## run A
Design DT, start of the top module:
module DT(
        input                   clk,
        input                   reset,
        output                  done,
        output                  sti_rd,
        output  [9:0]           sti_addr,
        input   [15:0]          sti_di,
        output                  res_wr,
        output                  res_rd,
        output  reg [13:0]      res_addr,
        output  reg [7:0]       res_do,
        input   [7:0]           res_di
        );
For scale: about 1200 cells after synthesis, ~140 flip-flops, roughly 62 I/O pins, about 0.011 mm^2 of cells after synthesis.
Settings: LEC_CHECK=0, CAP_MARGIN=20, CORE_MARGIN=2, CORE_UTILIZATION=72, CTS_CLUSTER_DIAMETER=396, CTS_CLUSTER_SIZE=18, HOLD_SLACK_MARGIN=0.28, PLACE_DENSITY=0.39, SETUP_SLACK_MARGIN=1.15, SLEW_MARGIN=20; clock period 3.85 ns.
run.sh (not shown) runs the stock make flow with config.mk's settings and CLKGATE_MAP_FILE=.
Run A did not finish; the tool stopped in 4_1_cts with error DPL-0038.
Input-level comparison between run B and run A:
# run A
export LEC_CHECK = 0
export CAP_MARGIN = 20
export CORE_MARGIN = 2
export CORE_UTILIZATION = 72
export CTS_CLUSTER_DIAMETER = 396
export CTS_CLUSTER_SIZE = 18
export HOLD_SLACK_MARGIN = 0.28
export PLACE_DENSITY = 0.39
export SETUP_SLACK_MARGIN = 1.15
export SLEW_MARGIN = 20
create_clock -name core_clock -period 3.85 [get_ports {clk}]
# run B
export LEC_CHECK = 0
export CAP_MARGIN = 20
export CORE_MARGIN = 2
export CORE_UTILIZATION = 40
export SLEW_MARGIN = 20
create_clock -name core_clock -period 8.62 [get_ports {clk}]
### Flow results
Compared run B against run A; area figure in the yosys stat output within noise.
NOTE: width of the die in run B exceeds that of run A
Comparing run B and run A, the one run not ending clean was run A.
The log for run A ends in 4_1_cts with error DPL-0038, so the run never completed.
From run B to run A, count of distinct cell types in the synthesized netlist did not move at all.
Die area | run B > run A
Looking at pre-CTS setup slack across run B and run A, the one that comes out lower is run A.
Run A → run B: cell row count climbed 15; placed cell count went down.
Compared with run A, in run B post-place instance area decreased by about 11% relative to the old numbers; core region area increased by 80% relative to the old numbers.
What run C does differently from run B at the input level:
# run B
export LEC_CHECK = 0
export CAP_MARGIN = 20
export CORE_MARGIN = 2
export CORE_UTILIZATION = 40
export SLEW_MARGIN = 20
create_clock -name core_clock -period 8.62 [get_ports {clk}]
# run C
export LEC_CHECK = 0
export ABC_AREA = 1
export CAP_MARGIN = 20
export CORE_MARGIN = 2
export CORE_UTILIZATION = 72
export CTS_CLUSTER_SIZE = 24
export PLACE_DENSITY = 0.37
export SLEW_MARGIN = 20
create_clock -name core_clock -period 6.72 [get_ports {clk}]
### Flow results
- | run C | all stages done | FAIL | negative setup slack |
- Run B → run C: simple-gate portion of the synthesized area grew by 11 points; logic area increased 9.6%; number of filler instances in the final layout -1678.
- Diff run C..run B | combinational gate power | negligible
- Summary: with run B as the reference, static leakage in run C moved up by more than 10%.
- Side by side, complex-gate fraction of the synthesized area turned out lower in run C than in run B.
- Compared to run B, the router laid down more metal wire for run C.
- Between run B and run C, the flow reports cell count increasing by more than 10%.
Input changes introduced in run D (baseline for comparison: run C):
# run C
export LEC_CHECK = 0
export ABC_AREA = 1
export CAP_MARGIN = 20
export CORE_MARGIN = 2
export CORE_UTILIZATION = 72
export CTS_CLUSTER_SIZE = 24
export PLACE_DENSITY = 0.37
export SLEW_MARGIN = 20
create_clock -name core_clock -period 6.72 [get_ports {clk}]
# run D
export LEC_CHECK = 0
export CAP_MARGIN = 20
export CORE_MARGIN = 2
export CORE_UTILIZATION = 21
export SLEW_MARGIN = 20
create_clock -name core_clock -period 8.62 [get_ports {clk}]
Findings:
Run D completed every stage of the flow, and the final layout passed the timing, design-rule and antenna checks.
Uppermost layer routed: met5 -> run C, met4 -> run D
Count of cell instances traversed by the critical path (run D vs. run C) decreases by more than 10%
Clock network power consumption shrinks by a few percent when moving from run C to run D.
Highest-power group = clock: run D; highest-power group = registers: run C
In the flow results for run D and run C, the share of the clock period used by the worst path is smaller on run D.
On area growth from synthesis to layout: run D sits above run C.
Lower post-detailed-route wirelength per cell among run D and run C: run D
Number of cells after detailed placement | run D above run C
Run C → run D: average cell area after synthesis picked up an extra about 24%; power lost 11%; final non-filler cell area lost about 4.7%.

---

Starting RTL as in the previous note.
Settings: LEC_CHECK=0, ABC_AREA=1, CAP_MARGIN=20, CORE_ASPECT_RATIO=0.5, CORE_MARGIN=2, CORE_UTILIZATION=68, CTS_CLUSTER_DIAMETER=300, CTS_CLUSTER_SIZE=100, GPL_ROUTABILITY_DRIVEN=1, PLACE_DENSITY_LB_ADDON=0.3, SLEW_MARGIN=20, TNS_END_PERCENT=20; clock period 9.0 ns.
Edit:
CAP_MARGIN = 40   (was 20)
CORE_MARGIN = 10   (was 2)
CORE_UTILIZATION = 57   (was 68)
CTS_CLUSTER_DIAMETER = 266   (was 300)
CTS_CLUSTER_SIZE = 98   (was 100)
GPL_ROUTABILITY_DRIVEN = unset   (was 1)
PLACE_DENSITY_LB_ADDON = unset   (was 0.3)
SETUP_SLACK_MARGIN = -0.8   (was unset)
Outcome:
- The changed run finished clean
- flip-flop count is unchanged
- routed wire length falls by 1.2%
- cell area rises by 0.91%
- global-route usage falls by 12 points
- sequential power barely changes
- power rises by 3.3%
Edit:
CAP_MARGIN = 0   (was 40)
CORE_ASPECT_RATIO = unset   (was 0.5)
CORE_MARGIN = 7   (was 10)
CORE_UTILIZATION = 40   (was 57)
CTS_CLUSTER_DIAMETER = unset   (was 266)
CTS_CLUSTER_SIZE = unset   (was 98)
GPL_ROUTABILITY_DRIVEN = 0   (was unset)
HOLD_SLACK_MARGIN = 0.02   (was unset)
MAX_ROUTING_LAYER = met4   (was unset)
SETUP_SLACK_MARGIN = unset   (was -0.8)
TNS_END_PERCENT = unset   (was 20)
Effect: Maximum frequency is lower by 0.47%; global-route usage is lower by 5.2 points; critical path depth is unchanged; routed wire length is lower by 5.3%; clock-buffer cell count does not change; total power is lower by about 6%; final cell count is higher by about 5.6%.
Edit:
CAP_MARGIN = 25   (was 0)
CELL_PAD_IN_SITES_GLOBAL_PLACEMENT = 3   (was unset)
CORE_ASPECT_RATIO = 1.15   (was unset)
CORE_MARGIN = 3   (was 7)
CTS_CLUSTER_SIZE = 65   (was unset)
HOLD_SLACK_MARGIN = unset   (was 0.02)
MAX_ROUTING_LAYER = unset   (was met4)
MIN_ROUTING_LAYER = met2   (was unset)
PLACE_DENSITY_LB_ADDON = 0.26   (was unset)
SETUP_SLACK_MARGIN = -0.78   (was unset)
TNS_END_PERCENT = 50   (was unset)
What happened:
- With this change the flow aborted during global placement (FLW-0024)
- die size went down by about 9%
- synthesized area stays the same
- synthesized cell count is unchanged
Power and IR drop assume default switching activity.
